Setup of run 1:
// SUBWAY
module SUBWAY(
    clk,
    rst_n,
    in_valid,
    init,
    in0,
    in1,
    in2,
    in3,
    out_valid,
    out
);
export LEC_CHECK = 0
export ABC_AREA = 1
export CAP_MARGIN = 20
export CORE_MARGIN = 7
export CORE_UTILIZATION = 44
export CTS_CLUSTER_DIAMETER = 239
export CTS_CLUSTER_SIZE = 98
export PLACE_DENSITY_LB_ADDON = 0.01
export SLEW_MARGIN = 20
export TNS_END_PERCENT = 10
create_clock -name core_clock -period 2.5 [get_ports {clk}]
run.sh (not shown) runs the stock make flow with config.mk's settings and CLKGATE_MAP_FILE=.
Run 1 ended with every stage complete and zero timing, DRC or antenna violations.
Setup changes, run 1 to run 2
# run 1
export LEC_CHECK = 0
export ABC_AREA = 1
export CAP_MARGIN = 20
export CORE_MARGIN = 7
export CORE_UTILIZATION = 44
export CTS_CLUSTER_DIAMETER = 239
export CTS_CLUSTER_SIZE = 98
export PLACE_DENSITY_LB_ADDON = 0.01
export SLEW_MARGIN = 20
export TNS_END_PERCENT = 10
create_clock -name core_clock -period 2.5 [get_ports {clk}]
# run 2
export LEC_CHECK = 0
export ABC_AREA = 1
export CAP_MARGIN = 20
export CORE_MARGIN = 2
export CORE_UTILIZATION = 62
export SLEW_MARGIN = 20
create_clock -name core_clock -period 1.76 [get_ports {clk}]
Findings:
Finished, but not clean: run 2, with setup timing. Taking run 1 as 1.0, run 2 lands at 1.4 on power density of the placed cells. Initial DRC count delta for run 2 relative to run 1: 77 higher. On run 2: met1 track demand over resource is 12 points higher than what run 1 gave.
What run 3 does differently from run 2 at the input level:
# run 2
export LEC_CHECK = 0
export ABC_AREA = 1
export CAP_MARGIN = 20
export CORE_MARGIN = 2
export CORE_UTILIZATION = 62
export SLEW_MARGIN = 20
create_clock -name core_clock -period 1.76 [get_ports {clk}]
# run 3
export LEC_CHECK = 0
export CAP_MARGIN = 20
export CORE_MARGIN = 2
export CORE_UTILIZATION = 40
export SLEW_MARGIN = 20
create_clock -name core_clock -period 2.5 [get_ports {clk}]
[summary]
- Lower relative contribution of combinational cells to total power goes to run 3 over run 2.
- The final layout from run 3, which completed every stage, passed the timing, design-rule and antenna checks at the end of the flow.
- Chip area from the yosys synthesis statistics: run 3 < run 2
- Looking at worst setup slack, run 3 sits 0.40 ns higher than run 2 does.
- Startpoint of the most critical setup path: cur_pos[1] -> run 2, cur_pos[0] -> run 3
The following lists how run 4 was set up differently from run 3:
# run 3
export LEC_CHECK = 0
export CAP_MARGIN = 20
export CORE_MARGIN = 2
export CORE_UTILIZATION = 40
export SLEW_MARGIN = 20
create_clock -name core_clock -period 2.5 [get_ports {clk}]
# run 4
export LEC_CHECK = 0
export ABC_AREA = 1
export CAP_MARGIN = 20
export CELL_PAD_IN_SITES_DETAIL_PLACEMENT = 2
export CORE_ASPECT_RATIO = 0.68
export CORE_MARGIN = 2
export CORE_UTILIZATION = 40
export GPL_ROUTABILITY_DRIVEN = 1
export GPL_TIMING_DRIVEN = 0
export HOLD_SLACK_MARGIN = 0.26
export MAX_ROUTING_LAYER = met4
export PLACE_DENSITY_LB_ADDON = 0.18
export SLEW_MARGIN = 20
export TNS_END_PERCENT = 65
create_clock -name core_clock -period 2.5 [get_ports {clk}]
==> results <==
Summary: with run 3 as the reference, number of different library cells in the post-synthesis netlist in run 4 moved down by more than a quarter. On growth of design area from synthesis to finish, the lower figure sits with run 3, not run 4. Cmp run 4 and run 3 / core utilization / higher: run 4. Run 4 against run 3: maximum frequency went down 6.1%; setup slack went down 0.15 ns; global-route usage over all layers went up 12 points; synthesized cell count went up 244.

* * *

SUBWAY again, from the RTL that the note above started with.
clock: 1.98 ns
lec_check: 0
cap_margin: 20
core_margin: 2
core_utilization: 72
cts_cluster_diameter: 201
cts_cluster_size: 14
place_density_lb_addon: 0.07
setup_slack_margin: 0.57
slew_margin: 20
The baseline failed in global routing (5_1_grt), error DPL-0033.
Then changed:
ABC_AREA = 1   (was not set)
CTS_CLUSTER_DIAMETER = not set   (was 201)
CTS_CLUSTER_SIZE = 99   (was 14)
PLACE_DENSITY_LB_ADDON = not set   (was 0.07)
SETUP_SLACK_MARGIN = not set   (was 0.57)
clock period = 1.55 ns   (was 1.98 ns; I/O delays follow)
Now the flow reached the layout checks and failed them: negative setup slack.
Area after synthesis increases by 3.0%.
Synthesized cell count climbs by 49%.
Die size came out higher by 2.8%.
Then changed:
CTS_CLUSTER_DIAMETER = 221   (was not set)
CTS_CLUSTER_SIZE = 14   (was 99)
clock period = 1.62 ns   (was 1.55 ns; I/O delays follow)
What happened: The new run finished but failed the layout checks on negative setup slack. Core utilization decreases by 0.45 points. Power decreases by 6.7%. Synthesized cell count is unchanged.
Power and IR drop assume default switching activity.
